==> flow/design.v <==
module project_euler_17(
  input clk,
  input reset,
  output reg [3:0] ones_digit,
  output reg [3:0] tens_digit,
  output reg [3:0] hundreds_digit,
  output reg [15:0] letter_count,
  output reg done
);
  integer next_ones_digit;
  integer next_tens_digit;
  integer next_hundreds_digit;
  integer letters;
  always @(posedge clk or posedge reset)
  begin
    if (reset) begin
      ones_digit <= 0;
      tens_digit <= 0;
      hundreds_digit <= 0;
      letter_count <= 0;
      done <= 0;
    end
    else if (!done) begin
      next_ones_digit = 0;
      next_tens_digit = 0;
      next_hundreds_digit = 0;
      letters = 0;
      next_tens_digit[3:0] = tens_digit;
      next_hundreds_digit[3:0] = hundreds_digit;
      if (ones_digit == 9) begin
        next_ones_digit = 0;
        if (tens_digit == 9) begin
          next_tens_digit = 0;
          if (hundreds_digit == 9) begin
            next_hundreds_digit = 0;
            letters += 11;  
            done <= 1;
          end
          else
            next_hundreds_digit[3:0] = hundreds_digit + 1;
        end
        else
          next_tens_digit[3:0] = tens_digit + 1;
      end
      else
        next_ones_digit[3:0] = ones_digit + 1;
      if (next_tens_digit != 1) begin
        case (next_ones_digit)
          1: letters += 3;  
          2: letters += 3;  
          3: letters += 5;  
          4: letters += 4;  
          5: letters += 4;  
          6: letters += 3;  
          7: letters += 5;  
          8: letters += 5;  
          9: letters += 4;  
        endcase
        case (next_tens_digit)
          2: letters += 6;  
          3: letters += 6;  
          4: letters += 5;  
          5: letters += 5;  
          6: letters += 5;  
          7: letters += 7;  
          8: letters += 6;  
          9: letters += 6;  
        endcase
      end
      else begin
        case (next_ones_digit)
          0: letters += 3;  
          1: letters += 6;  
          2: letters += 6;  
          3: letters += 8;  
          4: letters += 8;  
          5: letters += 7;  
          6: letters += 7;  
          7: letters += 9;  
          8: letters += 8;  
          9: letters += 8;  
        endcase
      end
      case (next_hundreds_digit)
        1: letters += 10;  
        2: letters += 10;  
        3: letters += 12;  
        4: letters += 11;  
        5: letters += 11;  
        6: letters += 10;  
        7: letters += 12;  
        8: letters += 12;  
        9: letters += 11;  
      endcase
      if (next_hundreds_digit > 0 && ((next_ones_digit > 0) || (next_tens_digit > 0)))
        letters += 3;  
      ones_digit <= next_ones_digit[3:0];
      tens_digit <= next_tens_digit[3:0];
      hundreds_digit <= next_hundreds_digit[3:0];
      letter_count <= letter_count + letters[15:0];
    end
  end
endmodule
==> flow/run.sh <==
#!/bin/bash
# the make line also repeats each setting of config.mk as NAME=value (left out here)
make -C /OpenROAD-flow-scripts/flow DESIGN_CONFIG=/design/flow/config.mk WORK_HOME=/design/flow/orfs CLKGATE_MAP_FILE= finish
==> flow/config.mk <==
export PLATFORM = sky130hd
export DESIGN_NAME = project_euler_17
export DESIGN_NICKNAME = project_euler_17
export VERILOG_FILES = /design/flow/design.v
export SDC_FILE = /design/flow/constraint.sdc
export NUM_CORES = 4
export LEC_CHECK = 0
export CAP_MARGIN = 20
export CELL_PAD_IN_SITES_DETAIL_PLACEMENT = 0
export CORE_ASPECT_RATIO = 1.67
export CORE_MARGIN = 2
export CORE_UTILIZATION = 56
export GPL_ROUTABILITY_DRIVEN = 1
export HOLD_SLACK_MARGIN = 0.07
export MAX_ROUTING_LAYER = met5
export SETUP_SLACK_MARGIN = 0.75
export SLEW_MARGIN = 0
==> flow/constraint.sdc <==
create_clock -name core_clock -period 4.28 [get_ports {clk}]
set_input_delay 0.8560 -clock core_clock [delete_from_list [all_inputs] [get_ports {clk}]]
set_output_delay 0.8560 -clock core_clock [all_outputs]
set_load 0.01 [all_outputs]
==> CHANGELOG.md, run 1 <==
### Metrics

* Syn Area/Cell at 8.036 µm²
* Maximum clock frequency at 169.1 MHz
* # nets final at 503
* Design Power at 0.0009090 W
* Final instance area at 4444 µm²
* Area leader, netlist: dfrtp_1
* Worst-margin pin slew at 0.6287 ns
* Slowest-stage cell, CP: fa_1
* HP Class: reg -> reg
* Filler Cell Count at 194
* Clk slew on worst S/H paths at 0.06 ns
* Share of total power in combinational logic at 32.9%
* Stage-log warning count at 33
* Worst skew pair latency at 0.29 ns
* CTS H-tree depth at 2
* Synthesis area per yosys at 2909 µm²
* CP startpoint: ones_digit[1]
* Hold-fix buffers, CTS at 0
* P_seq at 0.000373 W
* Worst setup SP type: flop
* CTS buffer count at 5
* Clock power share at 26.1%
* R2R depth at 27
* Adder share at 9.032%
* Worst path top cell family by delay: AND-OR/OR-AND gates
* Min cycle time layout at 5.914 ns
* Placer congestion estimate at 0.9136
* Crit. End Element: flop
* Ys flop type: dfrtp_1
* Worst reg2reg path endpoint: letter_count[12]
* Ant. Diodes at 0
* Setup slack after layout at -1.634 ns
* Dpl ws at -1.290 ns
* Worst Skew at 0.01234 ns
* LEAKAGE at 1.987 nW
* Global-route wire length before repair at 15540 µm
* Yosys xor share at 8.731%
* Synth logic family: simple AND/OR/NAND/NOR gates
* Reg2reg start: ones_digit[1]
* Top Consumer: registers
* Clk pwr at 0.000237 W
* Complex Gates by Area at 21.20%
* Multiplexer share at 1.849%
* Initial antenna violation count at 0
* Total Routed Length at 12480 µm
* Crit path buffers/inverters at 1
* Slew headroom at 56.89%
* Combinational power at 0.000299 W
* Syn-to-layout area delta at 52.77%
* Count leader, synth: nand2_1
* Simple-gate portion of the synthesized area at 27.01%
* Main area contributors: dfrtp_1, ha_1, o21ai_0
* Layout violations: setup timing
* Synth top cells by count: nand2_1, dfrtp_1, o21ai_0
* Internal power at 0.0005869 W
* Ys cells at 362
* Crit-path max FO at 4
* 1st-iter DRT viols at 451
* NetSw at 0.0003220 W
* Hold Path End: letter_count[15]
* CTS tree: done
* Async SR Flop Fraction at 100.0%
* Max Cap Viol at 0
* PwrDens at 204.5 nW/µm²
* Seq pwr share at 41.0%
* Peak supply drop at 0.2969 mV
* Flops & latches, synth at 29
* # clock sinks at 29
* Max Slew Vio Count at 0
* Status: complete, but fails checks
* Vias in the first global route at 3462
* Crit path DRT at 4.46 ns
* Max stage delay on crit path at 0.52 ns
* Quantity of I/O buffers inserted on ports at 30
* Pin count of the biggest net entering global routing at 27
* Post-Syn Instances at 362
* DRT Pass-1 Iters at 5
* Vias at 3686
* HP Start: letter_count[15]
* # rows at 33
* Die span in y at 97.14 µm
* Setup slack, reg-to-reg at -1.63 ns
* CP Data Arrival Time at 6.09 ns
* Post-synth EDFFs at 0
* Final Hold Fails at 0
* Net Sw Frac at 35.43%
* CTS Buffer Depth at 2
* Area leader share at 24.95%
* RSZ-0062 raised after global routing: yes
* Post-layout util at 89.70%
* Setup CP Type: reg -> reg
* Count of cell types in the netlist at 70
* IO Count at 31
* Synthesis warning total at 1
* Final period util at 138.2%
* Final Setup Violations at 15
* Total track usage at 34.10%
* Netlist Area Pre-Place at 2909 µm²
* DP Wirelength at 6128 µm
* Die X at 59.77 µm
* Antenna-violating nets left at 0
* # DRC at 0
* Clk root buf: clkbuf_8
* Seq/Total Area, Yosys at 24.95%
* Crit path capture: letter_count[12]
* Via/cell ratio at 6.903
* GRT Residual Overflow at 0
* Per-cell routed wire length at 23.36 µm
* Core Region at 4955 µm²
* Placed instance area at 3881 µm²
* Die area at 5806 µm²
* Levels on crit path at 27
* Worst hold stages at 1
* FP Util at 58.71%
final cells by class:
cell class	count	area (µm²)	share of cell area, %
well taps	52	65.06	1.464
multi-input cells	287	2323	52.28
flip-flops and latches	29	725.7	16.33
clock buffers	7	86.33	1.943
repair buffers	135	1154	25.96
inverters	24	90.09	2.027
per-stage QoR:
step / hold WS (ns) / std cells / TNS (ns)
floorplan: 0.5039 / 363 / -13.05
global placement: 0.4739 / 504 / -12.39
detailed placement: 0.4593 / 505 / -14.51
CTS: 0.4935 / 529 / -11.93
global route: 0.5098 / 534 / -21.69
finish: 0.5057 / 534 / -19.45
layer usage:
| layer | vias up | share of wire, % | track usage (%) | wire length [µm] |
|---|---|---|---|---|
| li1 | 1548 | - | - | - |
| met1 | 1751 | 34 | 33.25 | 4219 |
| met2 | 277 | 50 | 62.96 | 6273 |
| met3 | 110 | 7.9 | 5.326 | 991 |
| met4 | 0 | 7.9 | 19.49 | 989 |
| met5 | - | 0 | 0 | 0 |
timing repair:
item | 4_1_cts | 5_1_grt
buffers inserted | 17 | 5
setup endpoints to repair | 15 | 15
resized | 34 | 25
endpoints found under the hold margin | 0 | 0
pin swaps | 33 | 30
==> run 2: changes to the inputs <==
CELL_PAD_IN_SITES_DETAIL_PLACEMENT = 1   (was 0)
CORE_UTILIZATION = 48   (was 56)
PLACE_DENSITY_LB_ADDON = 0.05   (was default)
SETUP_SLACK_MARGIN = 1.73   (was 0.75)
clock period = 9.58 ns   (was 4.28 ns; I/O delays follow)
==> run 2 against run 1 <==
The run now finishes clean. Critical path depth unchanged. Die area increased by 16%. Clock-buffer cell count down 2.
==> CHANGELOG.md, run 2 <==
### Metrics

* Worst reg2reg path endpoint: letter_count[9]
* IO Count at 31 (unchanged)
* Syn-to-layout area delta at 15.78%
* Max Slew Vio Count at 0 (unchanged)
* Vias at 2743 (-26%)
* CTS buffer count at 5 (unchanged)
* Top Consumer: registers
* # DRC at 0 (unchanged)
* Reg2reg start: ones_digit[1]
* Total track usage at 25.89% (-8.2 points)
* Flops & latches, synth at 29 (unchanged)
* Pin count of the biggest net entering global routing at 27 (unchanged)
* Post-synth EDFFs at 0 (unchanged)
* P_seq at 0.000160 W (-57%)
* CTS Buffer Depth at 2 (unchanged)
* Post-layout util at 57.52% (-32 points)
* DP Wirelength at 5885 µm (-4.0%)
* Vias in the first global route at 2887 (-17%)
* Smallest hold slack at 0.4902 ns (-0.01554 ns)
* Combinational power at 0.000104 W (-65%)
* Setup slack, reg-to-reg at 2.52 ns (+4.15 ns)
* Yosys xor share at 8.731% (unchanged)
* Status: complete, no violations
* Slowest-stage cell, CP: dfrtp_1
* Adder share at 9.032% (unchanged)
* Antenna-violating nets left at 0 (unchanged)
* Die area at 6720 µm² (+16%)
* Worst path top cell family by delay: AND-OR/OR-AND gates
* Area leader, netlist: dfrtp_1
* Post-cts resize count at 0 (-100%)
* Worst skew pair latency at 0.30 ns (about the same)
* Placer congestion estimate at 0.9317 (+2.0%)
* Synthesis warning total at 1 (unchanged)
* Crit path DRT at 9.76 ns (+5.30 ns)
* Levels on crit path at 27 (unchanged)
* # nets final at 401 (-20%)
* 1st-iter DRT viols at 180 (-60%)
* Main area contributors: dfrtp_1, ha_1, o21ai_0
* Net Sw Frac at 28.56% (-6.9 points)
* Complex Gates by Area at 21.20% (unchanged)
* Worst hold stages at 1 (unchanged)
* Max Cap Viol at 0 (unchanged)
* Worst Skew at 0.01027 ns (-0.002063 ns)
* Ys flop type: dfrtp_1
* Synth logic family: simple AND/OR/NAND/NOR gates
* Hold-fix buffers, CTS at 0 (unchanged)
* Seq/Total Area, Yosys at 24.95% (unchanged)
* Count leader, synth: nand2_1
* HP Start: letter_count[15]
* Final Setup Violations at 0 (-15)
* DRT Pass-1 Iters at 4 (-1)
* # clock sinks at 29 (unchanged)
* R2R depth at 27 (unchanged)
* Multiplexer share at 1.849% (unchanged)
* CP dominant cell by count: nor2_1
* Setup slack after layout at 2.516 ns (+4.150 ns)
* Crit-path max FO at 20 (+16)
* CTS H-tree depth at 2 (unchanged)
* Crit path capture: letter_count[9]
* Dpl ws at 2.604 ns (+3.894 ns)
* Ant. Diodes at 0 (unchanged)
* Synth top cells by count: nand2_1, dfrtp_1, o21ai_0
* Post-CTS setup buffer count at 0 (-17)
* Internal power at 0.0003009 W (-49%)
* Stage-log warning count at 28 (-15%)
* Syn Area/Cell at 8.036 µm² (unchanged)
* Post-Syn Instances at 362 (unchanged)
* Global-route wire length before repair at 13900 µm (-11%)
* Final period util at 73.74% (-64 points)
* Share of total power in combinational logic at 24.8% (-8.1 points)
* Simple-gate portion of the synthesized area at 27.01% (unchanged)
* Worst-margin pin slew at 0.7548 ns (+0.1261 ns)
* Via/cell ratio at 6.002 (-13%)
* Maximum clock frequency at 141.6 MHz (-16%)
* GRT Residual Overflow at 0 (unchanged)
* HP Class: reg -> reg
* Die span in y at 104.6 µm (+7.7%)
* Async SR Flop Fraction at 100.0% (unchanged)
* CTS tree: done
* Design Power at 0.0004213 W (-54%)
* Clk slew on worst S/H paths at 0.07 ns (about the same)
* Clk root buf: clkbuf_8
* Area leader share at 24.95% (unchanged)
* CP startpoint: ones_digit[1]
* Initial antenna violation count at 0 (unchanged)
* RSZ-0062 raised after global routing: no
* Crit path buffers/inverters at 2 (+1)
* Setup TNS at 0 ns (+19.45 ns)
* FP Util at 49.68% (-9.0 points)
* Total Routed Length at 7974 µm (-36%)
* Count of cell types in the netlist at 70 (unchanged)
* Netlist Area Pre-Place at 2909 µm² (unchanged)
* LEAKAGE at 1.400 nW (-30%)
* Clock power share at 37.2% (+11 points)
* Quantity of I/O buffers inserted on ports at 30 (unchanged)
* NetSw at 0.0001203 W (-63%)
* Ys cells at 362 (unchanged)
* Synthesis area per yosys at 2909 µm² (unchanged)
* Min cycle time layout at 7.064 ns (+1.150 ns)
* PwrDens at 125.1 nW/µm² (-39%)
* Setup CP Type: reg -> reg
* # rows at 36 (+9.1%)
* Die X at 64.24 µm (+7.5%)
* Seq pwr share at 38.0% (-3.0 points)
* Clk pwr at 0.000157 W (-34%)
* Slew headroom at 49.68% (-7.2 points)
* Worst setup SP type: flop
* Hold Path End: letter_count[15]
* CP Data Arrival Time at 7.24 ns (+1.15 ns)
* Crit. End Element: flop
* Peak supply drop at 0.1351 mV (-54%)
* Per-cell routed wire length at 17.45 µm (-25%)
* Final Hold Fails at 0 (unchanged)
* Core Region at 5856 µm² (+18%)
* Max stage delay on crit path at 0.57 ns (+0.05 ns)
[run 2: area by class of cell]
| type | instances | area, µm² |
|---|---|---|
| inverter | 24 | 90.09 |
| multi-input combinational | 287 | 1981 |
| clock buffer | 5 | 68.82 |
| fill | 736 | 2487 |
| sequential | 29 | 725.7 |
| tap | 76 | 95.09 |
| timing repair buffer | 33 | 342.8 |
| clock inverter | 3 | 65.06 |
[run 2: through the flow]
stage | instances | area, µm²
4_1_cts | 457 | 3368
3_5_place_dp | 449 | 3234
6_report | 457 | 3368
3_3_place_gp | 448 | 3207
2_1_floorplan | 363 | 2913
5_1_grt | 457 | 3368
[run 2: routing by layer]
metal / GRT usage (%) / routed length, µm / vias to the layer above
li1: - / - / 1330
met1: 28.07 / 3078 / 1370
met2: 48.81 / 4498 / 31
met3: 3.122 / 158 / 12
met4: 11.09 / 238 / 0
met5: 0 / 0 / -
==> run 3: changes to the inputs <==
CELL_PAD_IN_SITES_DETAIL_PLACEMENT = 0   (was 1)
CORE_ASPECT_RATIO = 1.02   (was 1.67)
CORE_UTILIZATION = 70   (was 48)
CTS_CLUSTER_DIAMETER = 27   (was default)
CTS_CLUSTER_SIZE = 20   (was default)
PLACE_DENSITY_LB_ADDON = default   (was 0.05)
SETUP_SLACK_MARGIN = 0.67   (was 1.73)
SLEW_MARGIN = 35   (was 0)
clock period = 6.0 ns   (was 9.58 ns; I/O delays follow)
==> run 3 against run 2 <==
The run now fails in 5_1_grt. Synthesized cell count stayed put. Die area down 30%. Area after synthesis unchanged.
==> CHANGELOG.md, run 3 <==
## Implementation

* Core Region at 3971 µm² (-32%)
* CTS Buffer Depth at 2 (unchanged)
* Post-synth EDFFs at 0 (unchanged)
* CTS H-tree depth at 2 (unchanged)
* Post-Syn Instances at 362 (unchanged)
* Ys cells at 362 (unchanged)
* Flops & latches, synth at 29 (unchanged)
* Area leader share at 24.95% (unchanged)
* Quantity of I/O buffers inserted on ports at 30 (unchanged)
* Die span in y at 69.11 µm (-34%)
* Count leader, synth: nand2_1
* Synth logic family: simple AND/OR/NAND/NOR gates
* Hold-fix buffers, CTS at 0 (unchanged)
* Multiplexer share at 1.849% (unchanged)
* Placer congestion estimate at 0.9639 (+3.5%)
* CTS buffer count at 5 (unchanged)
* Die X at 67.83 µm (+5.6%)
* Err: [ERROR DPL-0038] Utilization greater than 100%, impossible to legalize
* Complex Gates by Area at 21.20% (unchanged)
* Failed at: 5_1_grt
* Synth top cells by count: nand2_1, dfrtp_1, o21ai_0
* DP Wirelength at 5596 µm (-4.9%)
* # rows at 23 (-36%)
* Seq/Total Area, Yosys at 24.95% (unchanged)
* Netlist Area Pre-Place at 2909 µm² (unchanged)
* IO Count at 31 (unchanged)
* Die area at 4687 µm² (-30%)
* Synthesis area per yosys at 2909 µm² (unchanged)
* Simple-gate portion of the synthesized area at 27.01% (unchanged)
* Area leader, netlist: dfrtp_1
* Yosys xor share at 8.731% (unchanged)
* FP Util at 73.25% (+24 points)
* Syn Area/Cell at 8.036 µm² (unchanged)
* Adder share at 9.032% (unchanged)
* Ys flop type: dfrtp_1
* Count of cell types in the netlist at 70 (unchanged)
* # clock sinks at 29 (unchanged)
* Clk root buf: clkbuf_8
* Status: did not finish
* Placed insts at 435 (-3.1%)
* Placed instance area at 3344 µm² (+3.4%)
* Async SR Flop Fraction at 100.0% (unchanged)
* Synthesis warning total at 1 (unchanged)
* Main area contributors: dfrtp_1, ha_1, o21ai_0
==> run 3: stage by stage <==
| stage | setup WS [ns] | total power [W] |
|---|---|---|
| 3_5_place_dp | 0.1382 | 0.0004379 |
| 3_3_place_gp | 0.3144 | 0.0004246 |
| 2_1_floorplan | 0.4686 | 0.0003521 |
| 4_1_cts | 0.5584 | 0.0006223 |
==> run 3: what timing repair did <==
action | 4_1_cts
pin swaps | 23
setup endpoints to repair | 11
resized | 23
gates cloned | 1
setup buffers | 25
==> run 4: changes to the inputs <==
ABC_AREA = 1   (was default)
CELL_PAD_IN_SITES_DETAIL_PLACEMENT = default   (was 0)
CORE_ASPECT_RATIO = default   (was 1.02)
CORE_UTILIZATION = 59   (was 70)
CTS_CLUSTER_DIAMETER = default   (was 27)
CTS_CLUSTER_SIZE = default   (was 20)
GPL_ROUTABILITY_DRIVEN = default   (was 1)
HOLD_SLACK_MARGIN = default   (was 0.07)
MAX_ROUTING_LAYER = default   (was met5)
SETUP_SLACK_MARGIN = 0.3   (was 0.67)
SLEW_MARGIN = 20   (was 35)
clock period = 3.88 ns   (was 6.0 ns; I/O delays follow)
==> run 4 against run 3 <==
The run fails in 4_1_cts. Synthesized cell count is 12% higher. Area after synthesis is 7.8% lower. Die area is 8.8% higher.
==> CHANGELOG.md, run 4 <==
## Implementation

* Status: did not finish
* Failed at: 4_1_cts
* Err: [ERROR DPL-0038] Utilization greater than 100%, impossible to legalize
* Area leader share at 27.06% (+2.1 points)
* Synth logic family: simple AND/OR/NAND/NOR gates
* Die area at 5100 µm² (+8.8%)
* # rows at 24 (+4.3%)
* Syn Area/Cell at 6.604 µm² (-18%)
* Netlist Area Pre-Place at 2681 µm² (-7.8%)
* Post-Syn Instances at 406 (+12%)
* Multiplexer share at 0% (-1.8 points)
* Async SR Flop Fraction at 100.0% (unchanged)
* Synth top cells by count: nand2_1, inv_1, nor2_1
* Flops & latches, synth at 29 (unchanged)
* DP Wirelength at 6484 µm (+16%)
* IO Count at 31 (unchanged)
* Quantity of I/O buffers inserted on ports at 30 (unchanged)
* Placer congestion estimate at 0.9563 (-0.79%)
* Die X at 71.42 µm (+5.3%)
* Count of cell types in the netlist at 34 (-51%)
* Post-synth EDFFs at 0 (unchanged)
* Core Region at 4354 µm² (+9.6%)
* Complex Gates by Area at 8.633% (-13 points)
* Synthesis area per yosys at 2681 µm² (-7.8%)
* Adder share at 9.426% (+0.39 points)
* Count leader, synth: nand2_1
* Seq/Total Area, Yosys at 27.06% (+2.1 points)
* Main area contributors: dfrtp_1, nand2_1, ha_1
* Simple-gate portion of the synthesized area at 41.30% (+14 points)
* Synthesis warning total at 1 (unchanged)
* FP Util at 61.58% (-12 points)
* Yosys xor share at 3.920% (-4.8 points)
* Area leader, netlist: dfrtp_1
* Ys cells at 406 (+12%)
* Die span in y at 71.42 µm (+3.3%)
* Ys flop type: dfrtp_1
## run 4: through the flow
stage                     worst slack, ns  hold WS, ns  cell area [µm²]  utilization (%)  cells
after detailed placement           -1.030       0.4866             3849            88.39    575
after global placement            -0.7913       0.4518             3849            88.39    575
after floorplan                   -0.5991       0.4986             2826                -    407
==> run 5: changes to the inputs <==
ABC_AREA = default   (was 1)
CORE_UTILIZATION = 66   (was 59)
CTS_CLUSTER_SIZE = 57   (was default)
SETUP_SLACK_MARGIN = -0.44   (was 0.3)
clock period = 6.45 ns   (was 3.88 ns; I/O delays follow)
==> run 5 against run 4 <==
The run now finishes clean. Die area fell by 2.8%. Area after synthesis rose by 8.5%. Synthesized cell count fell by 11%.
==> CHANGELOG.md, run 5 <==
### Metrics

* Status: complete, no violations
* Final period util at 96.28%
* DP Wirelength at 5260 µm (-19%)
* Area leader share at 24.95% (-2.1 points)
* Final Setup Violations at 0
* Quantity of I/O buffers inserted on ports at 30 (unchanged)
* Pin count of the biggest net entering global routing at 30
* Levels on crit path at 27
* Post-cts resize count at 0
* Count leader, synth: nand2_1
* Post-Syn Instances at 362 (-11%)
* Complex Gates by Area at 21.20% (+13 points)
* Min cycle time layout at 6.210 ns
* Design Power at 0.0005616 W
* # DRC at 0
* Setup slack, reg-to-reg at 0.24 ns
* Flops & latches, synth at 29 (unchanged)
* Seq pwr share at 42.4%
* HP Class: reg -> reg
* IO Count at 31 (unchanged)
* Setup TNS at 0 ns
* Via/cell ratio at 6.320
* Max Cap Viol at 0
* Dpl ws at 0.3350 ns (+1.364 ns)
* Worst hold stages at 1
* Total Routed Length at 7354 µm
* Post-layout util at 79.37%
* Yosys xor share at 8.731% (+4.8 points)
* Antenna-violating nets left at 0
* Die area at 4955 µm² (-2.8%)
* DRT Pass-1 Iters at 5
* CTS tree: done
* P_seq at 0.000238 W
* Post-synth EDFFs at 0 (unchanged)
* Clk root buf: clkbuf_8
* Hold Path End: letter_count[15]
* Adder share at 9.032% (-0.39 points)
* Worst path top cell family by delay: AND-OR/OR-AND gates
* GRT Residual Overflow at 0
* CP startpoint: ones_digit[0]
* CTS buffer count at 5
* Global-route wire length before repair at 12630 µm
* Synth logic family: simple AND/OR/NAND/NOR gates
* CP Data Arrival Time at 6.38 ns
* Synth top cells by count: nand2_1, dfrtp_1, o21ai_0
* R2R depth at 27
* Placer congestion estimate at 1.000 (+4.6%)
* LEAKAGE at 1.460 nW
* Crit path buffers/inverters at 1
* Netlist Area Pre-Place at 2909 µm² (+8.5%)
* Vias at 2844
* Setup CP Type: reg -> reg
* # nets final at 418
* CP dominant cell by count: nor2_1
* Die X at 70.39 µm (-1.4%)
* Filler Cell Count at 320
* Worst reg2reg path endpoint: letter_count[12]
* FP Util at 67.74% (+6.2 points)
* # rows at 24 (unchanged)
* # clock sinks at 29
* CTS H-tree depth at 2
* Maximum clock frequency at 161.0 MHz
* Hold-fix buffers, CTS at 0
* Net Sw Frac at 32.04%
* Setup slack after layout at 0.2400 ns
* CTS Buffer Depth at 2
* Slew headroom at 63.14%
* Worst skew pair latency at 0.29 ns
* Worst-margin pin slew at 0.5375 ns
* Die span in y at 70.39 µm (-1.4%)
* Seq/Total Area, Yosys at 24.95% (-2.1 points)
* Crit path DRT at 6.62 ns
* Area leader, netlist: dfrtp_1
* Max Slew Vio Count at 0
* Share of total power in combinational logic at 27.3%
* Initial antenna violation count at 0
* Syn-to-layout area delta at 17.16%
* Ys cells at 362 (-11%)
* Clk slew on worst S/H paths at 0.08 ns
* Core Region at 4294 µm² (-1.4%)
* Multiplexer share at 1.849% (+1.8 points)
* Total track usage at 31.49%
* Slowest-stage cell, CP: dfrtp_1
* Ant. Diodes at 0
* Vias in the first global route at 2698
* Clock power share at 30.3%
* Post-CTS setup buffer count at 0
* NetSw at 0.0001799 W
* Syn Area/Cell at 8.036 µm² (+22%)
* Top Consumer: registers
* Crit path capture: letter_count[12]
* Peak supply drop at 0.2324 mV
* Simple-gate portion of the synthesized area at 27.01% (-14 points)
* Ys flop type: dfrtp_1
* Crit. End Element: flop
* Crit-path max FO at 12
* Final Hold Fails at 0
* 1st-iter DRT viols at 382
* Smallest hold slack at 0.4813 ns
* Worst Skew at 0.01198 ns
* Internal power at 0.0003817 W
* Count of cell types in the netlist at 70 (+110%)
* PwrDens at 164.8 nW/µm²
* Stage-log warning count at 30
* Main area contributors: dfrtp_1, ha_1, o21ai_0
* Max stage delay on crit path at 0.50 ns
* HP Start: letter_count[15]
* Worst setup SP type: flop
* Combinational power at 0.000153 W
* Synthesis warning total at 1 (unchanged)
* Clk pwr at 0.000170 W
* Per-cell routed wire length at 16.34 µm
* Async SR Flop Fraction at 100.0% (unchanged)
* Reg2reg start: ones_digit[0]
* Synthesis area per yosys at 2909 µm² (+8.5%)
-- run 5: area by class of cell --
type / instances / area (µm²) / share of cell area, %
flip-flops and latches: 29 / 725.7 / 21.29
repair buffers: 50 / 450.4 / 13.22
multi-input cells: 287 / 1981 / 58.11
well taps: 52 / 65.06 / 1.909
inverters: 24 / 90.09 / 2.643
clock buffers: 6 / 82.58 / 2.423
clock inverters: 2 / 13.76 / 0.4038
-- run 5: layer usage --
| metal | up-vias | share of wire (%) | GRT usage [%] |
|---|---|---|---|
| met5 | - | 0 | 0 |
| met4 | 0 | 2.2 | 11.97 |
| met3 | 21 | 7.4 | 6.349 |
| met2 | 132 | 45 | 49.69 |
| met1 | 1324 | 45 | 42.50 |
| li1 | 1367 | - | - |
-- run 5: stage by stage --
stage	cell area, µm²	std cells
after floorplan	2913	363
after global placement	3312	442
after detailed placement	3312	442
after CTS	3408	450
after global routing	3408	450
final	3408	450
==> run 6: changes to the inputs <==
ABC_AREA = 1   (was default)
CORE_ASPECT_RATIO = 1.43   (was default)
CORE_UTILIZATION = 62   (was 66)
CTS_CLUSTER_DIAMETER = 370   (was default)
CTS_CLUSTER_SIZE = 98   (was 57)
PLACE_DENSITY = 0.35   (was default)
SETUP_SLACK_MARGIN = default   (was -0.44)
clock period = 3.93 ns   (was 6.45 ns; I/O delays follow)
==> run 6 against run 5 <==
The run now fails in 4_1_cts. Synthesized cell count is 12% higher. Die area shrank 1.6%. Area after synthesis fell by 7.8%.
==> CHANGELOG.md, run 6 <==
## Implementation

* Adder share at 9.426% (+0.39 points)
* Placer congestion estimate at 0.9976 (-0.25%)
* Area leader, netlist: dfrtp_1
* Status: did not finish
* Die X at 59.00 µm (-16%)
* Multiplexer share at 0% (-1.8 points)
* Simple-gate portion of the synthesized area at 41.30% (+14 points)
* Synthesis warning total at 1 (unchanged)
* Netlist Area Pre-Place at 2681 µm² (-7.8%)
* Ys flop type: dfrtp_1
* Die area at 4875 µm² (-1.6%)
* Syn Area/Cell at 6.604 µm² (-18%)
* Die span in y at 82.64 µm (+17%)
* Quantity of I/O buffers inserted on ports at 30 (unchanged)
* Flops & latches, synth at 29 (unchanged)
* Count leader, synth: nand2_1
* Post-synth EDFFs at 0 (unchanged)
* Synthesis area per yosys at 2681 µm² (-7.8%)
* Synth logic family: simple AND/OR/NAND/NOR gates
* IO Count at 31 (unchanged)
* DP Wirelength at 7763 µm (+48%)
* Core Region at 4134 µm² (-3.7%)
* Count of cell types in the netlist at 34 (-51%)
* Err: [ERROR DPL-0038] Utilization greater than 100%, impossible to legalize
* Ys cells at 406 (+12%)
* Seq/Total Area, Yosys at 27.06% (+2.1 points)
* Complex Gates by Area at 8.633% (-13 points)
* # rows at 28 (+17%)
* Area leader share at 27.06% (+2.1 points)
* Yosys xor share at 3.920% (-4.8 points)
* Synth top cells by count: nand2_1, inv_1, nor2_1
* Failed at: 4_1_cts
* Main area contributors: dfrtp_1, nand2_1, ha_1
* Post-Syn Instances at 406 (+12%)
* Async SR Flop Fraction at 100.0% (unchanged)
* FP Util at 64.86% (-2.9 points)
## run 6: per-stage QoR
stage | std cells | setup WS, ns | area (µm²)
after detailed placement | 568 | -1.232 | 3840
after global placement | 568 | -0.7058 | 3840
after floorplan | 407 | -0.5493 | 2826
==> run 7: changes to the inputs <==
ABC_AREA = default   (was 1)
CELL_PAD_IN_SITES_DETAIL_PLACEMENT = 0   (was default)
CORE_ASPECT_RATIO = 1.04   (was 1.43)
CORE_UTILIZATION = 68   (was 62)
CTS_CLUSTER_DIAMETER = 26   (was 370)
CTS_CLUSTER_SIZE = default   (was 98)
GPL_ROUTABILITY_DRIVEN = 1   (was default)
HOLD_SLACK_MARGIN = 0.07   (was default)
MAX_ROUTING_LAYER = met5   (was default)
PLACE_DENSITY = default   (was 0.35)
SETUP_SLACK_MARGIN = 1.73   (was default)
SLEW_MARGIN = 0   (was 20)
clock period = 6.54 ns   (was 3.93 ns; I/O delays follow)
==> run 7 against run 6 <==
The run fails in 5_1_grt. Die area shrank 1.2%. Synthesized cell count decreased by 11%. Area after synthesis up 8.5%.
==> CHANGELOG.md, run 7 <==
## Implementation

* Status: did not finish
* Failed at: 5_1_grt
* Err: [ERROR DPL-0038] Utilization greater than 100%, impossible to legalize
* Complex Gates by Area at 21.20% (+13 points)
* Yosys xor share at 8.731% (+4.8 points)
* CTS H-tree depth at 2
* Flops & latches, synth at 29 (unchanged)
* Die span in y at 70.70 µm (-14%)
* Ys cells at 362 (-11%)
* Count of cell types in the netlist at 70 (+110%)
* Core Region at 4144 µm² (+0.24%)
* Area leader share at 24.95% (-2.1 points)
* # clock sinks at 29
* FP Util at 70.20% (+5.3 points)
* Quantity of I/O buffers inserted on ports at 30 (unchanged)
* Netlist Area Pre-Place at 2909 µm² (+8.5%)
* DP Wirelength at 4985 µm (-36%)
* Synth top cells by count: nand2_1, dfrtp_1, o21ai_0
* Seq/Total Area, Yosys at 24.95% (-2.1 points)
* Post-Syn Instances at 362 (-11%)
* CTS buffer count at 5
* Area leader, netlist: dfrtp_1
* Multiplexer share at 1.849% (+1.8 points)
* Ys flop type: dfrtp_1
* # rows at 24 (-14%)
* Die X at 68.14 µm (+15%)
* Synth logic family: simple AND/OR/NAND/NOR gates
* Hold-fix buffers, CTS at 0
* Adder share at 9.032% (-0.39 points)
* Post-synth EDFFs at 0 (unchanged)
* Clk root buf: clkbuf_8
* IO Count at 31 (unchanged)
* Count leader, synth: nand2_1
* CTS Buffer Depth at 2
* Syn Area/Cell at 8.036 µm² (+22%)
* Placer congestion estimate at 0.9129 (-8.5%)
* Die area at 4817 µm² (-1.2%)
* Main area contributors: dfrtp_1, ha_1, o21ai_0
* Synthesis area per yosys at 2909 µm² (+8.5%)
* Async SR Flop Fraction at 100.0% (unchanged)
* Synthesis warning total at 1 (unchanged)
* Dpl ws at 0.3171 ns (+1.549 ns)
* Simple-gate portion of the synthesized area at 27.01% (-14 points)
-- run 7: what timing repair did --
action                     CTS
setup endpoints to repair   15
setup buffers               42
pin swaps                   24
gates resized               35
-- run 7: per-stage QoR --
stage | area (µm²) | instances | utilization, %
after global placement | 3309 | 432 | 79.86
after detailed placement | 3309 | 432 | 79.86
after CTS | 3872 | 482 | 93.45
after floorplan | 2993 | 363 | -
==> run 8: changes to the inputs <==
ABC_AREA = 1   (was default)
CELL_PAD_IN_SITES_DETAIL_PLACEMENT = default   (was 0)
CORE_ASPECT_RATIO = default   (was 1.04)
CORE_UTILIZATION = 65   (was 68)
CTS_CLUSTER_DIAMETER = 366   (was 26)
GPL_ROUTABILITY_DRIVEN = default   (was 1)
HOLD_SLACK_MARGIN = default   (was 0.07)
MAX_ROUTING_LAYER = default   (was met5)
SETUP_SLACK_MARGIN = -0.42   (was 1.73)
SLEW_MARGIN = 20   (was 0)
clock period = 4.39 ns   (was 6.54 ns; I/O delays follow)
==> run 8 against run 7 <==
The run fails in 4_1_cts. Area after synthesis is 7.8% lower. Die area is 3.4% lower. Synthesized cell count is 12% higher.
==> CHANGELOG.md, run 8 <==
## Implementation

* Simple-gate portion of the synthesized area at 41.30% (+14 points)
* Post-synth EDFFs at 0 (unchanged)
* Die span in y at 68.23 µm (-3.5%)
* Ys flop type: dfrtp_1
* Failed at: 4_1_cts
* IO Count at 31 (unchanged)
* Core Region at 3971 µm² (-4.2%)
* Main area contributors: dfrtp_1, nand2_1, ha_1
* Seq/Total Area, Yosys at 27.06% (+2.1 points)
* Synthesis warning total at 1 (unchanged)
* Quantity of I/O buffers inserted on ports at 30 (unchanged)
* Syn Area/Cell at 6.604 µm² (-18%)
* Status: did not finish
* Flops & latches, synth at 29 (unchanged)
* Complex Gates by Area at 8.633% (-13 points)
* FP Util at 67.52% (-2.7 points)
* Area leader share at 27.06% (+2.1 points)
* Die area at 4655 µm² (-3.4%)
* Count leader, synth: nand2_1
* # rows at 23 (-4.2%)
* Synth top cells by count: nand2_1, inv_1, nor2_1
* Netlist Area Pre-Place at 2681 µm² (-7.8%)
* Multiplexer share at 0% (-1.8 points)
* Placer congestion estimate at 0.9495 (+4.0%)
* Ys cells at 406 (+12%)
* Synthesis area per yosys at 2681 µm² (-7.8%)
* Die X at 68.23 µm (+0.13%)
* Adder share at 9.426% (+0.39 points)
* Post-Syn Instances at 406 (+12%)
* Err: [ERROR DPL-0038] Utilization greater than 100%, impossible to legalize
* Synth logic family: simple AND/OR/NAND/NOR gates
* Placed instance area at 3615 µm² (+9.2%)
* Yosys xor share at 3.920% (-4.8 points)
* DP Wirelength at 6531 µm (+31%)
* Async SR Flop Fraction at 100.0% (unchanged)
* Count of cell types in the netlist at 34 (-51%)
* Area leader, netlist: dfrtp_1
* Dpl ws at -0.7368 ns (-1.054 ns)
==> run 8: stage by stage <==
| step | hold slack (ns) | std cells |
|---|---|---|
| global placement | 0.4588 | 557 |
| detailed placement | 0.4728 | 558 |
| floorplan | 0.5067 | 407 |
==> run 9: changes to the inputs <==
CORE_ASPECT_RATIO = 0.5   (was default)
CORE_UTILIZATION = 72   (was 65)
CTS_CLUSTER_DIAMETER = 392   (was 366)
CTS_CLUSTER_SIZE = 99   (was default)
HOLD_SLACK_MARGIN = -0.07   (was default)
PLACE_DENSITY = 0.36   (was default)
SETUP_SLACK_MARGIN = default   (was -0.42)
SLEW_MARGIN = 40   (was 20)
clock period = 6.8 ns   (was 4.39 ns; I/O delays follow)
==> run 9 against run 8 <==
The run now finishes clean. Die area fell by 8.5%. Synthesized cell count did not move. Area after synthesis did not move.
==> CHANGELOG.md, run 9 <==
### Metrics

* Crit. End Element: flop
* Levels on crit path at 31
* Clock power share at 28.0%
* RSZ-0062 raised after global routing: no
* Placer congestion estimate at 0.9859 (+3.8%)
* Area leader share at 27.06% (unchanged)
* Antenna-violating nets left at 0
* Ys cells at 406 (unchanged)
* Clk slew on worst S/H paths at 0.07 ns
* Core Region at 3491 µm² (-12%)
* Initial antenna violation count at 0
* CP Data Arrival Time at 6.35 ns
* Seq/Total Area, Yosys at 27.06% (unchanged)
* HP Start: letter_count[15]
* Maximum clock frequency at 162.8 MHz
* Count of cell types in the netlist at 34 (unchanged)
* PwrDens at 165.8 nW/µm²
* Slew headroom at 44.19%
* DRT Pass-1 Iters at 7
* Vias in the first global route at 2786
* Hold-fix buffers, CTS at 0
* Yosys xor share at 3.920% (unchanged)
* Via/cell ratio at 6.229
* Synth top cells by count: nand2_1, inv_1, nor2_1
* Clk root buf: clkbuf_8
* Min cycle time layout at 6.143 ns
* Ant. Diodes at 0
* Internal power at 0.0003383 W
* Flops & latches, synth at 29 (unchanged)
* Crit path capture: letter_count[14]
* P_seq at 0.000229 W
* Filler Cell Count at 166
* GRT Residual Overflow at 0
* Synthesis warning total at 1 (unchanged)
* Async SR Flop Fraction at 100.0% (unchanged)
* # DRC at 0
* Max stage delay on crit path at 0.50 ns
* CTS Buffer Depth at 2
* Clk pwr at 0.000144 W
* Final period util at 90.34%
* FP Util at 76.81% (+9.3 points)
* 1st-iter DRT viols at 460
* Seq pwr share at 44.6%
* Synth logic family: simple AND/OR/NAND/NOR gates
* LEAKAGE at 1.581 nW
* CP startpoint: ones_digit[2]
* Setup CP Type: reg -> reg
* Final instance area at 3100 µm²
* CP dominant cell by count: nand2_1
* Multiplexer share at 0% (unchanged)
* Peak supply drop at 0.2489 mV
* Complex Gates by Area at 8.633% (unchanged)
* Placed instance area at 3018 µm² (-17%)
* DP Wirelength at 5550 µm (-15%)
* Total Routed Length at 8493 µm
* Synthesis area per yosys at 2681 µm² (unchanged)
* Net Sw Frac at 34.17%
* Crit-path max FO at 7
* Stage-log warning count at 31
* Per-cell routed wire length at 17.37 µm
* Worst path top cell family by delay: simple AND/OR/NAND/NOR gates
* Share of total power in combinational logic at 27.3%
* Post-cts resize count at 0
* Pin count of the biggest net entering global routing at 30
* Worst-margin pin slew at 0.8372 ns
* Crit path DRT at 7.01 ns
* CTS buffer count at 5
* # rows at 15 (-35%)
* Quantity of I/O buffers inserted on ports at 30 (unchanged)
* Syn-to-layout area delta at 15.63%
* Final Hold Fails at 0
* Hold Path End: letter_count[15]
* CTS H-tree depth at 2
* Syn Area/Cell at 6.604 µm² (unchanged)
* Count leader, synth: nand2_1
* Worst Skew at 0.006557 ns
* Area leader, netlist: dfrtp_1
* R2R depth at 31
* Max Slew Vio Count at 0
* Global-route wire length before repair at 13430 µm
* Post-Syn Instances at 406 (unchanged)
* Setup TNS at 0 ns
* Design Power at 0.0005140 W
* Crit path buffers/inverters at 4
* Vias at 3046
* # clock sinks at 29
* Status: complete, no violations
* Final Setup Violations at 0
* Placed insts at 481 (-14%)
* Simple-gate portion of the synthesized area at 41.30% (unchanged)
* IO Count at 31 (unchanged)
* Max Cap Viol at 0
* Worst hold stages at 1
* Die span in y at 47.15 µm (-31%)
* Slowest-stage cell, CP: dfrtp_1
* Adder share at 9.426% (unchanged)
* Ys flop type: dfrtp_1
* Netlist Area Pre-Place at 2681 µm² (unchanged)
* Setup slack, reg-to-reg at 0.66 ns
* Die X at 90.30 µm (+32%)
* Worst setup SP type: flop
* HP Class: reg -> reg
* Combinational power at 0.000140 W
* Worst reg2reg path endpoint: letter_count[14]
* CTS tree: done
* Total track usage at 41.15%
* Die area at 4258 µm² (-8.5%)
* Reg2reg start: ones_digit[2]
* Post-CTS setup buffer count at 0
* Worst skew pair latency at 0.29 ns
* Final instance count without filler cells at 489
* Main area contributors: dfrtp_1, nand2_1, ha_1
* Top Consumer: registers
* # nets final at 458
* Post-synth EDFFs at 0 (unchanged)
* NetSw at 0.0001756 W
==> run 9: through the flow <==
stage / hold WS [ns] / util (%) / setup slack, ns
2_1_floorplan: 0.5067 / - / 1.932
3_3_place_gp: 0.4657 / 86.45 / 1.541
5_1_grt: 0.5089 / 88.82 / 0.3536
6_report: 0.4918 / 88.82 / 0.6570
3_5_place_dp: 0.4738 / 86.45 / 1.115
4_1_cts: 0.4875 / 88.82 / 0.8976
==> run 9: cell type report <==
class,count,area [µm²],area share (%)
Clock buffer,6,72.57,2.341
Multi-Input combinational cell,312,1704,54.96
Inverter,59,224.0,7.224
Tap cell,51,63.81,2.058
Clock inverter,2,10.01,0.3228
Timing Repair Buffer,30,300.3,9.685
Sequential cell,29,725.7,23.41
==> run 9: per-layer routing <==
| metal | track usage (%) | up-vias | wire, µm |
|---|---|---|---|
| li1 | - | 1358 | - |
| met3 | 12.52 | 78 | 1142 |
| met2 | 72.48 | 273 | 3617 |
| met4 | 15.69 | 0 | 481 |
| met1 | 50.45 | 1337 | 3252 |
| met5 | 0 | - | 0 |
==> run 10: changes to the inputs <==
CORE_ASPECT_RATIO = 1.43   (was 0.5)
CORE_UTILIZATION = 69   (was 72)
CTS_CLUSTER_DIAMETER = 370   (was 392)
CTS_CLUSTER_SIZE = 98   (was 99)
HOLD_SLACK_MARGIN = default   (was -0.07)
PLACE_DENSITY = default   (was 0.36)
PLACE_DENSITY_LB_ADDON = 0.01   (was default)
SLEW_MARGIN = 20   (was 40)
clock period = 5.43 ns   (was 6.8 ns; I/O delays follow)
==> run 10 against run 9 <==
Still clean. Combinational power rose by 33%. Setup slack got worse by 0.46 ns. Critical path depth rose by 6. Worst hold slack improved by 0.021 ns. Core utilization fell by 1.2 points. Register-to-register slack got worse by 0.46 ns. Total power rose by 27%. Sequential power rose by 25%. Fmax rose by 17%. Flip-flop count did not move. Cell area rose by 7.0%. Critical path type unchanged.
==> CHANGELOG.md, run 10 <==
### Metrics

* Status: complete, no violations
* LEAKAGE at 1.675 nW (+5.9%)
* Combinational power at 0.000186 W (+33%)
* Main area contributors: dfrtp_1, nand2_1, ha_1
* Slew headroom at 41.64% (-2.5 points)
* Synthesis warning total at 1 (unchanged)
* Yosys xor share at 3.920% (unchanged)
* Total track usage at 32.37% (-8.8 points)
* Placer congestion estimate at 0.9710 (-1.5%)
* Seq/Total Area, Yosys at 27.06% (unchanged)
* # clock sinks at 29 (unchanged)
* Post-synth EDFFs at 0 (unchanged)
* Worst reg2reg path endpoint: letter_count[13]
* CP startpoint: ones_digit[1]
* Via/cell ratio at 6.050 (-2.9%)
* Die X at 56.13 µm (-38%)
* Clk slew on worst S/H paths at 0.06 ns (about the same)
* Per-cell routed wire length at 16.59 µm (-4.5%)
* Design Power at 0.0006503 W (+27%)
* Setup slack, reg-to-reg at 0.20 ns (-0.46 ns)
* GR Util met1 at 37.08% (-13 points)
* Worst path top cell family by delay: simple AND/OR/NAND/NOR gates
* Worst setup SP type: flop
* FP Util at 70.87% (-5.9 points)
* Syn Area/Cell at 6.604 µm² (unchanged)
* Worst-margin pin slew at 0.8754 ns (+0.03822 ns)
* Crit-path max FO at 6 (-1)
* HP Class: reg -> reg
* Final Setup Violations at 0 (unchanged)
* Levels on crit path at 37 (+19%)
* Worst skew pair latency at 0.28 ns (about the same)
* # DRC at 0 (unchanged)
* CP dominant cell by count: nand2_1
* DRT Pass-1 Iters at 5 (-2)
* Setup slack after layout at 0.1991 ns (-0.4579 ns)
* Vias at 3007 (-1.3%)
* P_seq at 0.000287 W (+25%)
* Final instance area at 3317 µm² (+7.0%)
* Clk pwr at 0.000178 W (+24%)
* Die span in y at 78.55 µm (+67%)
* Smallest hold slack at 0.5124 ns (+0.02059 ns)
* Min cycle time layout at 5.231 ns (-0.9121 ns)
* Die area at 4409 µm² (+3.5%)
* Final Hold Fails at 0 (unchanged)
* R2R depth at 37 (+19%)
* Slowest-stage cell, CP: dfrtp_2
* Setup CP Type: reg -> reg
* Synth logic family: simple AND/OR/NAND/NOR gates
* # nets final at 475 (+3.7%)
* PwrDens at 196.1 nW/µm² (+18%)
* Pin count of the biggest net entering global routing at 30 (unchanged)
* 1st-iter DRT viols at 286 (-38%)
* Internal power at 0.0004392 W (+30%)
* Global-route wire length before repair at 11380 µm (-15%)
* Dpl ws at -0.06720 ns (-1.182 ns)
* Filler Cell Count at 206 (+24%)
* Crit path capture: letter_count[13]
* Max stage delay on crit path at 0.47 ns (-0.03 ns)
* Post-Syn Instances at 406 (unchanged)
* Total Routed Length at 8243 µm (-2.9%)
* Core Region at 3784 µm² (+8.4%)
* CTS buffer count at 5 (unchanged)
* Antenna-violating nets left at 0 (unchanged)
* Simple-gate portion of the synthesized area at 41.30% (unchanged)
* Maximum clock frequency at 191.2 MHz (+17%)
* Placed instance area at 3015 µm² (about the same)
* Flops & latches, synth at 29 (unchanged)
* Area leader, netlist: dfrtp_1
* HP Start: letter_count[15]
* IO Count at 31 (unchanged)
* Count leader, synth: nand2_1
* Net Sw Frac at 32.46% (-1.7 points)
* # rows at 27 (+12)
* Multiplexer share at 0% (unchanged)
* Synth top cells by count: nand2_1, inv_1, nor2_1
* Worst Skew at 0.004987 ns (-0.001570 ns)
* Syn-to-layout area delta at 23.71%
* Crit path buffers/inverters at 5 (+1)
* Quantity of I/O buffers inserted on ports at 30 (unchanged)
* Max Cap Viol at 0 (unchanged)
* Async SR Flop Fraction at 100.0% (unchanged)
* GR peak layer: met2
* Top Consumer: registers
* DP Wirelength at 4987 µm (-10%)
* Seq pwr share at 44.1% (-0.5 points)
* Ys cells at 406 (unchanged)
* Crit path DRT at 5.63 ns (-1.38 ns)
* Synthesis area per yosys at 2681 µm² (unchanged)
* Vias in the first global route at 2626 (-5.7%)
* Peak supply drop at 0.3080 mV (+24%)
* Clock power share at 27.4% (-0.6 points)
* Final period util at 96.33% (+6.0 points)
* CP Data Arrival Time at 5.43 ns (-0.92 ns)
* Worst hold stages at 1 (unchanged)
* Met3 usage at 4.448% (-8.1 points)
* Ys flop type: dfrtp_1
* Hold Path End: letter_count[15]
* Adder share at 9.426% (unchanged)
* Clk root buf: clkbuf_8
* Max Slew Vio Count at 0 (unchanged)
* Initial antenna violation count at 0 (unchanged)
* CTS tree: done
* CTS Buffer Depth at 2 (unchanged)
* GRT Residual Overflow at 0 (unchanged)
* NetSw at 0.0002111 W (+20%)
* Count of cell types in the netlist at 34 (unchanged)
* CTS H-tree depth at 2 (unchanged)
* Ant. Diodes at 0 (unchanged)
* Netlist Area Pre-Place at 2681 µm² (unchanged)
* Share of total power in combinational logic at 28.5% (+1.2 points)
* Stage-log warning count at 28 (-9.7%)
* Area leader share at 27.06% (unchanged)
* GRT met2 Usage at 60.24% (-12 points)
* Crit. End Element: flop
* Complex Gates by Area at 8.633% (unchanged)
* Reg2reg start: ones_digit[1]
## run 10: timing repair
item,4_1_cts,5_1_grt
pin swaps,0,8
hold buffers,0,0
buffers inserted,0,16
endpoints found under the setup margin,3,9
resized,1,31
## run 10: layer usage
metal	up-vias	share of wire, %
met2	200	52
met4	0	4.6
li1	1391	-
met3	44	7.3
met5	-	0
met1	1372	36
## run 10: metrics by stage
step	TNS, ns	cells	util [%]
final	0	497	87.67
after global routing	-0.3147	497	87.67
after CTS	0	481	82.11
after detailed placement	-0.06720	474	79.70
after global placement	0	474	79.70
after floorplan	0	407	-
## run 10: cell type report
| cell class | instances | area, µm² | share of cell area, % |
|---|---|---|---|
| clock buffers | 7 | 86.33 | 2.603 |
| inverters | 59 | 226.5 | 6.828 |
| multi-input cells | 312 | 1789 | 53.94 |
| flip-flops and latches | 29 | 733.2 | 22.10 |
| well taps | 43 | 53.80 | 1.622 |
| repair buffers | 47 | 427.9 | 12.90 |
==> run 11: changes to the inputs <==
ABC_AREA = default   (was 1)
CELL_PAD_IN_SITES_DETAIL_PLACEMENT = 0   (was default)
CORE_ASPECT_RATIO = 0.5   (was 1.43)
CORE_UTILIZATION = 64   (was 69)
CTS_CLUSTER_DIAMETER = 139   (was 370)
CTS_CLUSTER_SIZE = 93   (was 98)
GPL_ROUTABILITY_DRIVEN = 1   (was default)
HOLD_SLACK_MARGIN = 0.06   (was default)
MAX_ROUTING_LAYER = met5   (was default)
PLACE_DENSITY = 0.35   (was default)
PLACE_DENSITY_LB_ADDON = default   (was 0.01)
SETUP_SLACK_MARGIN = -0.95   (was default)
SLEW_MARGIN = 40   (was 20)
TNS_END_PERCENT = 25   (was default)
clock period = 9.58 ns   (was 5.43 ns; I/O delays follow)
==> run 11 against run 10 <==
Register-to-register slack gained 2.5 ns. Worst hold slack worse by 0.035 ns. Clock-buffer cell count shrank 1. Die area rose by 16%. Non-clock buffer count is 16 lower. Fmax is 24% lower. Combinational power shrank 45%. Global-route usage down 4.2 points. Largest power group unchanged.
==> CHANGELOG.md, run 11 <==
### Metrics

* Die area at 5134 µm² (+16%)
* Netlist Area Pre-Place at 2909 µm² (+8.5%)
* Synthesis area per yosys at 2909 µm² (+8.5%)
* Stage-log warning count at 30 (+7.1%)
* Yosys xor share at 8.731% (+4.8 points)
* Post-cts resize count at 0 (-1)
* Crit-path max FO at 20 (+14)
* Net Sw Frac at 30.25% (-2.2 points)
* CP Data Arrival Time at 7.06 ns (+1.63 ns)
* Maximum clock frequency at 144.9 MHz (-24%)
* # DRC at 0 (unchanged)
* Clk slew on worst S/H paths at 0.07 ns (about the same)
* Seq/Total Area, Yosys at 24.95% (-2.1 points)
* RSZ-0062 raised after global routing: no
* Crit. End Element: flop
* Hold-fix buffers, CTS at 0 (unchanged)
* Synthesis warning total at 1 (unchanged)
* DRT Pass-1 Iters at 5 (unchanged)
* Post-synth EDFFs at 0 (unchanged)
* Final period util at 72.02% (-24 points)
* CP startpoint: ones_digit[1]
* Setup CP Type: reg -> reg
* Vias at 2730 (-9.2%)
* Antenna-violating nets left at 0 (unchanged)
* Clock power share at 34.6% (+7.2 points)
* Ys flop type: dfrtp_1
* Post-CTS setup buffer count at 0 (unchanged)
* # nets final at 399 (-16%)
* Syn-to-layout area delta at 13.29%
* Area leader share at 24.95% (-2.1 points)
* Levels on crit path at 27 (-27%)
* Crit path capture: letter_count[13]
* Ant. Diodes at 0 (unchanged)
* Worst path top cell family by delay: AND-OR/OR-AND gates
* Worst reg2reg path endpoint: letter_count[13]
* Simple-gate portion of the synthesized area at 27.01% (-14 points)
* IO Count at 31 (unchanged)
* Flops & latches, synth at 29 (unchanged)
* Setup slack, reg-to-reg at 2.68 ns (+2.48 ns)
* Setup TNS at 0 ns (unchanged)
* Max stage delay on crit path at 0.58 ns (+0.11 ns)
* Die span in y at 51.68 µm (-34%)
* 1st-iter DRT viols at 288 (+0.70%)
* Combinational power at 0.000103 W (-45%)
* Total track usage at 28.21% (-4.2 points)
* Vias in the first global route at 2439 (-7.1%)
* Max Cap Viol at 0 (unchanged)
* HP Start: letter_count[15]
* Final Setup Violations at 0 (unchanged)
* LEAKAGE at 1.370 nW (-18%)
* PwrDens at 122.2 nW/µm² (-38%)
* Slew headroom at 53.08% (+11 points)
* Via/cell ratio at 6.261 (+3.5%)
* Crit path buffers/inverters at 2 (-3)
* Status: complete, no violations
* Min cycle time layout at 6.899 ns (+1.668 ns)
* Reg2reg start: ones_digit[1]
* HP Class: reg -> reg
* Final Hold Fails at 0 (unchanged)
* Synth top cells by count: nand2_1, dfrtp_1, o21ai_0
* Clk root buf: clkbuf_8
* Count leader, synth: nand2_1
* Worst Skew at 0.006603 ns (+0.001617 ns)
* Initial antenna violation count at 0 (unchanged)
* Smallest hold slack at 0.4778 ns (-0.03457 ns)
* P_seq at 0.000161 W (-44%)
* CTS Buffer Depth at 2 (unchanged)
* Multiplexer share at 1.849% (+1.8 points)
* FP Util at 66.39% (-4.5 points)
* Clk pwr at 0.000139 W (-22%)
* Main area contributors: dfrtp_1, ha_1, o21ai_0
* Ys cells at 362 (-11%)
* Count of cell types in the netlist at 70 (+110%)
* Quantity of I/O buffers inserted on ports at 30 (unchanged)
* # clock sinks at 29 (unchanged)
* Share of total power in combinational logic at 25.5% (-3.0 points)
* Worst hold stages at 1 (unchanged)
* Worst setup SP type: flop
* Adder share at 9.032% (-0.39 points)
* Seq pwr share at 40.0% (-4.1 points)
* Crit path DRT at 9.74 ns (+4.11 ns)
* Syn Area/Cell at 8.036 µm² (+22%)
* Placer congestion estimate at 0.9183 (-5.4%)
* CTS tree: done
* GRT Residual Overflow at 0 (unchanged)
* CP dominant cell by count: nor2_1
* Worst-margin pin slew at 0.7039 ns (-0.1715 ns)
* Top Consumer: registers
* Pin count of the biggest net entering global routing at 30 (unchanged)
* Die X at 99.35 µm (+77%)
* Complex Gates by Area at 21.20% (+13 points)
* Peak supply drop at 0.1696 mV (-45%)
* CTS H-tree depth at 2 (unchanged)
* Area leader, netlist: dfrtp_1
* Hold Path End: letter_count[15]
* NetSw at 0.0001218 W (-42%)
* Global-route wire length before repair at 11430 µm (+0.42%)
* Async SR Flop Fraction at 100.0% (unchanged)
* DP Wirelength at 4879 µm (-2.2%)
* Slowest-stage cell, CP: dfrtp_1
* CTS buffer count at 5 (unchanged)
* Max Slew Vio Count at 0 (unchanged)
* Synth logic family: simple AND/OR/NAND/NOR gates
* Total Routed Length at 6929 µm (-16%)
* Worst skew pair latency at 0.29 ns (about the same)
* R2R depth at 27 (-27%)
* Core Region at 4382 µm² (+16%)
* Internal power at 0.0002810 W (-36%)
* Post-Syn Instances at 362 (-11%)
* # rows at 17 (-37%)
* Per-cell routed wire length at 15.89 µm (-4.2%)
-- run 11: per-layer routing --
layer	vias to the layer above	track usage, %	wire length (µm)
li1	1330	-	-
met1	1287	40.00	3326
met2	104	43.81	3082
met3	9	5.511	453
met4	0	9.132	67
met5	-	0	0
-- run 11: through the flow --
step	cell area (µm²)	cells	util (%)	setup slack [ns]	power (W)
after floorplan	2913	363	-	3.709	0.0002143
after global placement	3176	428	72.47	3.046	0.0002604
after detailed placement	3176	428	72.47	2.802	0.0002642
after CTS	3296	436	75.21	2.771	0.0004035
after global routing	3296	436	75.21	2.169	0.0004182
final	3296	436	75.21	2.681	0.0004029
-- run 11: final cells by class --
cell class,count,area (µm²)
Clock buffer,6,82.58
Clock inverter,2,37.54
Fill cell,351,1086
Inverter,24,90.09
Multi-Input combinational cell,287,1981
Sequential cell,29,725.7
Tap cell,57,71.32
Timing Repair Buffer,31,307.8
==> run 12: changes to the inputs <==
CORE_ASPECT_RATIO = 1.02   (was 0.5)
CORE_UTILIZATION = 65   (was 64)
CTS_CLUSTER_DIAMETER = 26   (was 139)
CTS_CLUSTER_SIZE = default   (was 93)
HOLD_SLACK_MARGIN = 0.07   (was 0.06)
PLACE_DENSITY = default   (was 0.35)
SETUP_SLACK_MARGIN = 1.73   (was -0.95)
SLEW_MARGIN = 0   (was 40)
TNS_END_PERCENT = default   (was 25)
clock period = 6.33 ns   (was 9.58 ns; I/O delays follow)
==> run 12 against run 11 <==
The flow now stops in 5_1_grt. Die area decreased by 2.1%. Area after synthesis unchanged. Synthesized cell count stayed put.
==> CHANGELOG.md, run 12 <==
## Implementation

* # clock sinks at 29 (unchanged)
* Count of cell types in the netlist at 70 (unchanged)
* # rows at 24 (+7)
* Area leader, netlist: dfrtp_1
* GRT Residual Overflow at 12
* Die span in y at 71.57 µm (+38%)
* Placer congestion estimate at 0.9917 (+8.0%)
* Seq/Total Area, Yosys at 24.95% (unchanged)
* Synthesis warning total at 1 (unchanged)
* Main area contributors: dfrtp_1, ha_1, o21ai_0
* Flops & latches, synth at 29 (unchanged)
* Synth top cells by count: nand2_1, dfrtp_1, o21ai_0
* Count leader, synth: nand2_1
* Die X at 70.24 µm (-29%)
* Yosys xor share at 8.731% (unchanged)
* Clk root buf: clkbuf_8
* Syn Area/Cell at 8.036 µm² (unchanged)
* Total track usage at 65.10%
* Failed at: 5_1_grt
* Netlist Area Pre-Place at 2909 µm² (unchanged)
* Ys flop type: dfrtp_1
* IO Count at 31 (unchanged)
* CTS Buffer Depth at 2 (unchanged)
* Core Region at 4294 µm² (-2.0%)
* Quantity of I/O buffers inserted on ports at 30 (unchanged)
* Status: did not finish
* Synth logic family: simple AND/OR/NAND/NOR gates
* DP Wirelength at 5203 µm (+6.6%)
* Async SR Flop Fraction at 100.0% (unchanged)
* Err: [ERROR GRT-0232] Routing congestion too high. Check the congestion heatmap in the GUI.
* CTS buffer count at 5 (unchanged)
* Ys cells at 362 (unchanged)
* Die area at 5027 µm² (-2.1%)
* Multiplexer share at 1.849% (unchanged)
* Simple-gate portion of the synthesized area at 27.01% (unchanged)
* FP Util at 67.74% (+1.4 points)
* Synthesis area per yosys at 2909 µm² (unchanged)
* Complex Gates by Area at 21.20% (unchanged)
* Post-synth EDFFs at 0 (unchanged)
* Adder share at 9.032% (unchanged)
* Placed instance area at 3347 µm² (+5.4%)
* Area leader share at 24.95% (unchanged)
* CTS H-tree depth at 2 (unchanged)
* Post-Syn Instances at 362 (unchanged)
-- run 12: per-stage QoR --
stage	hold WS, ns	power, W	util (%)	worst slack (ns)	std cells
global placement	0.4768	0.0004042	77.94	0.5255	437
detailed placement	0.4734	0.0004112	77.94	0.2990	437
floorplan	0.5039	0.0003343	-	0.7987	363
CTS	0.4906	0.0006308	91.64	0.9422	481
-- run 12: routing by layer --
metal	overflow	GRT usage [%]
met5	0	2.020
met1	0	69.80
met3	0	39.10
met4	7	63.46
met2	5	86.37
-- run 12: what timing repair did --
item,CTS
endpoints found under the setup margin,15
buffers inserted,35
gates resized,38
pin swaps,37
cloned,1
hold buffers,0
==> run 13: changes to the inputs <==
CELL_PAD_IN_SITES_DETAIL_PLACEMENT = default   (was 0)
CORE_ASPECT_RATIO = default   (was 1.02)
CORE_UTILIZATION = 61   (was 65)
CTS_CLUSTER_DIAMETER = default   (was 26)
GPL_ROUTABILITY_DRIVEN = default   (was 1)
HOLD_SLACK_MARGIN = default   (was 0.07)
MAX_ROUTING_LAYER = default   (was met5)
SETUP_SLACK_MARGIN = default   (was 1.73)
SLEW_MARGIN = 20   (was 0)
clock period = 5.01 ns   (was 6.33 ns; I/O delays follow)
==> run 13 against run 12 <==
The layout now fails its checks (setup timing). Die area up 6.2%. Area after synthesis unchanged. Synthesized cell count unchanged.
==> CHANGELOG.md, run 13 <==
### Metrics

* DRT Pass-1 Iters at 6
* Smallest hold slack at 0.4761 ns
* Max stage delay on crit path at 0.58 ns
* Count leader, synth: nand2_1
* Global-route wire length before repair at 15080 µm
* Min cycle time layout at 5.590 ns
* CTS H-tree depth at 2 (unchanged)
* Die X at 73.06 µm (+4.0%)
* Area leader share at 24.95% (unchanged)
* Clk root buf: clkbuf_8
* P_seq at 0.000308 W
* Via/cell ratio at 6.581
* Combinational power at 0.000230 W
* Worst Skew at 0.005359 ns
* Ant. Diodes at 0
* Count of cell types in the netlist at 70 (unchanged)
* Synthesis warning total at 1 (unchanged)
* # DRC at 0
* Netlist Area Pre-Place at 2909 µm² (unchanged)
* Setup CP Type: reg -> reg
* Share of total power in combinational logic at 31.1%
* Internal power at 0.0004856 W
* Main area contributors: dfrtp_1, ha_1, o21ai_0
* DP Wirelength at 5786 µm (+11%)
* Crit path buffers/inverters at 5
* Antenna-violating nets left at 0
* Quantity of I/O buffers inserted on ports at 30 (unchanged)
* Multiplexer share at 1.849% (unchanged)
* CTS Buffer Depth at 2 (unchanged)
* Worst skew pair latency at 0.29 ns
* Max Cap Viol at 0
* Total Routed Length at 10100 µm
* Adder share at 9.032% (unchanged)
* Levels on crit path at 29
* Clock power share at 27.4%
* Final period util at 111.6%
* NetSw at 0.0002561 W
* Final Setup Violations at 13
* Worst setup SP type: flop
* Status: complete, but fails checks
* Area leader, netlist: dfrtp_1
* # rows at 25 (+4.2%)
* CTS buffer count at 5 (unchanged)
* Pin count of the biggest net entering global routing at 30
* LEAKAGE at 1.810 nW
* CP startpoint: ones_digit[1]
* Layout violations: setup timing
* Top Consumer: registers
* Synth logic family: simple AND/OR/NAND/NOR gates
* Post-synth EDFFs at 0 (unchanged)
* Complex Gates by Area at 21.20% (unchanged)
* Setup slack, reg-to-reg at -0.58 ns
* R2R depth at 29
* Vias in the first global route at 3205
* Worst path top cell family by delay: AND-OR/OR-AND gates
* Net Sw Frac at 34.53%
* Reg2reg start: ones_digit[1]
* Syn Area/Cell at 8.036 µm² (unchanged)
* Worst hold stages at 1
* HP Start: letter_count[15]
* Clk slew on worst S/H paths at 0.07 ns
* # clock sinks at 29 (unchanged)
* Hold Path End: letter_count[15]
* Crit. End Element: flop
* Post-Syn Instances at 362 (unchanged)
* Vias at 3389
* FP Util at 62.42% (-5.3 points)
* Flops & latches, synth at 29 (unchanged)
* Clk pwr at 0.000203 W
* Async SR Flop Fraction at 100.0% (unchanged)
* RSZ-0062 raised after global routing: yes
* Crit-path max FO at 17
* Synth top cells by count: nand2_1, dfrtp_1, o21ai_0
* CTS tree: done
* Core Region at 4661 µm² (+8.5%)
* Setup slack after layout at -0.5795 ns
* Hold-fix buffers, CTS at 0 (unchanged)
* Final Hold Fails at 0
* IO Count at 31 (unchanged)
* GRT Residual Overflow at 0
* Placer congestion estimate at 0.9798 (-1.2%)
* # nets final at 481
* Yosys xor share at 8.731% (unchanged)
* 1st-iter DRT viols at 431
* Peak supply drop at 0.2726 mV
* Slowest-stage cell, CP: fa_1
* Crit path capture: letter_count[9]
* Per-cell routed wire length at 19.61 µm
* Crit path DRT at 5.18 ns
* Setup TNS at -6.056 ns
* Simple-gate portion of the synthesized area at 27.01% (unchanged)
* PwrDens at 179.4 nW/µm²
* HP Class: reg -> reg
* Ys flop type: dfrtp_1
* Total track usage at 36.49%
* Seq pwr share at 41.6%
* Worst reg2reg path endpoint: letter_count[9]
* Initial antenna violation count at 0
* Stage-log warning count at 33
* Seq/Total Area, Yosys at 24.95% (unchanged)
* Die span in y at 73.06 µm (+2.1%)
* Max Slew Vio Count at 0
* Ys cells at 362 (unchanged)
* Maximum clock frequency at 178.9 MHz
* Synthesis area per yosys at 2909 µm² (unchanged)
* CP Data Arrival Time at 5.76 ns
* Die area at 5337 µm² (+6.2%)
* Syn-to-layout area delta at 42.15%
==> run 13: repair_timing <==
item                                   in CTS  in global routing
gates resized                              23                 15
buffers inserted                           18                  5
setup endpoints to repair                  11                 14
pin swaps                                  33                 17
endpoints found under the hold margin       0                  0
==> run 13: metal layers <==
layer	GRT usage, %	vias to the layer above	part of all wire [%]
li1	-	1493	-
met4	19.34	0	6.4
met5	0	-	0
met3	6.630	68	7.7
met2	62.26	213	49
met1	43.21	1615	37
==> run 13: layout make-up <==
class | count | area [µm²]
Tap cell | 54 | 67.56
Clock inverter | 3 | 17.52
Clock buffer | 5 | 68.82
Sequential cell | 29 | 728.2
Fill cell | 239 | 525.5
Inverter | 24 | 90.09
Multi-Input combinational cell | 287 | 2228
Timing Repair Buffer | 113 | 934.6
==> run 13: stage by stage <==
| stage | cell area, µm² | utilization (%) | instances | total power (W) | worst slack (ns) |
|---|---|---|---|---|---|
| finish | 4135 | 88.72 | 515 | 0.0007417 | -0.5795 |
| CTS | 4026 | 86.39 | 510 | 0.0007362 | -0.4091 |
| global route | 4135 | 88.72 | 515 | 0.0007685 | -0.7960 |
| detailed placement | 3695 | 79.28 | 485 | 0.0005211 | -0.5640 |
| global placement | 3695 | 79.28 | 485 | 0.0005112 | -0.3571 |
| floorplan | 2993 | - | 363 | 0.0004223 | -0.5214 |
Power is estimated from default activity; no workload was simulated.
